exp/juniper:
## milestone1
module milestone1 (
		input logic clock,                    
		input logic Resetn,
		input logic Enable,
		output	logic [17:0] SRAM_address,
		output 	logic [15:0] SRAM_write_data,
		output	logic SRAM_we_n,
		input		logic [15:0] SRAM_read_data,
		output   logic M1_end
);
logic SRAM_ready;
M1_state_type state;
logic [17:0] U_address; 
logic [17:0] V_address;
logic [17:0] Y_address;
logic [17:0] RGB_address;
logic [63:0] U_values;  
logic [63:0] V_values; 
logic [31:0] Y_values;  
logic [63:0] temp_U;  
logic [63:0] temp_V;  
logic [31:0] temp_prime;  
logic [7:0] Uprime_values;  
logic [7:0] Vprime_values;  
logic [31:0] RGB_values;  
logic [7:0] redo, rede, greeno, greene, blueo, bluee;  
logic [31:0] red_calc, green_calc, blue_calc;  
logic [31:0] Uprime_odd;  
logic [31:0] Vprime_odd;  
logic FC_check;  
logic [7:0] some_counter;  
logic [7:0] pic_end;  
logic [31:0] mult_op1, mult_op2, mult_op3, mult_op4, mult_op5, mult_op6, Mult_result1, Mult_result2, Mult_result3;  
logic [63:0] Mult_result1_long, Mult_result2_long, Mult_result3_long;  
always_ff @(posedge clock or negedge Resetn) begin
	if (~Resetn) begin
		state <= S_M1_IDLE;
		SRAM_address <= 18'h00000;
		SRAM_write_data <= 16'h0000;
  ...
Settings: LEC_CHECK=0, CAP_MARGIN=20, CELL_PAD_IN_SITES_GLOBAL_PLACEMENT=1, CORE_ASPECT_RATIO=0.56, CORE_MARGIN=2, CORE_UTILIZATION=67, CTS_CLUSTER_DIAMETER=206, GPL_ROUTABILITY_DRIVEN=1, HOLD_SLACK_MARGIN=0.27, SLEW_MARGIN=20; clock period 22.0 ns.
run.sh (not shown) runs the stock make flow with config.mk's settings and CLKGATE_MAP_FILE=.
Setup changes, exp/juniper to exp/onyx
- setting PLACE_DENSITY_LB_ADDON to 0.05 for the first time
- setting ABC_AREA to 1 for the first time
- changing CORE_UTILIZATION from 67 to 65
- removing HOLD_SLACK_MARGIN (formerly 0.27)
- removing CELL_PAD_IN_SITES_GLOBAL_PLACEMENT (formerly 1)
- removing CORE_ASPECT_RATIO (formerly 0.56)
- setting TNS_END_PERCENT to 80 for the first time
- removing GPL_ROUTABILITY_DRIVEN (formerly 1)
- changing the clock period (ns, I/O delays scaled along) from 22.0 to 12.0
## What came out
- Every run in exp/juniper and exp/onyx closed cleanly, with the single exception of exp/onyx.
- exp/onyx has total number of tap cells above what exp/juniper had.
- Looking at cell with the largest stage delay on the worst path, the sky130_fd_sc_hd__xnor2_1 result is from exp/juniper; the sky130_fd_sc_hd__fa_1 one comes from exp/onyx.
- Going from exp/juniper to exp/onyx, overall track demand over capacity in global routing fell by 0.56 points, design area rose by about 20%.
> inputs changed (exp/onyx -> exp/umber)
- removing TNS_END_PERCENT (formerly 80)
- removing PLACE_DENSITY_LB_ADDON (formerly 0.05)
- setting SETUP_SLACK_MARGIN to 0.58 for the first time
- removing CTS_CLUSTER_DIAMETER (formerly 206)
- changing CORE_UTILIZATION from 65 to 61
- changing the clock period (ns, I/O delays scaled along) from 12.0 to 9.28
Findings:
- Complete run, failing final checks: exp/umber, reason setup timing.
- NOTE die extent in x exp/onyx->exp/umber increased by a few percent
- Compared with exp/onyx, exp/umber degrades clock period minus worst slack.
- exp/umber vs. exp/onyx: global routing met1 resource utilization moved up, count of non-CTS buffers in the layout moved up, total clock buffers created by CTS moved down.
- exp/umber vs exp/onyx on post-CTS repair timing setup buffer count: exp/umber is the higher one.
- exp/onyx → exp/umber: final-layout fill cell count now sits higher.
The inputs of exp/sierra differ from those of exp/umber as listed below.
- ABC_AREA no longer set, was 1
- SETUP_SLACK_MARGIN no longer set, was 0.58
- CORE_UTILIZATION now 40, was 61
- the clock period (ns, I/O delays scaled along) now 20.0, was 9.28
[summary]
- Comparing the two runs side by side, exp/sierra comes out behind exp/umber on worst hold slack.
- Taking exp/umber as the reference, in exp/sierra fmax moved down, synthesized cell count moved down.
- Post-cts gate resize count is higher on exp/umber
- The final reports for exp/sierra and exp/umber show total of plain and repair buffers excluding clock buffers lower in the former.
- Comparing exp/umber and exp/sierra, the one run not ending clean was exp/umber.
- [flow] exp/umber | stages: complete | final checks: fail | reason: setup timing
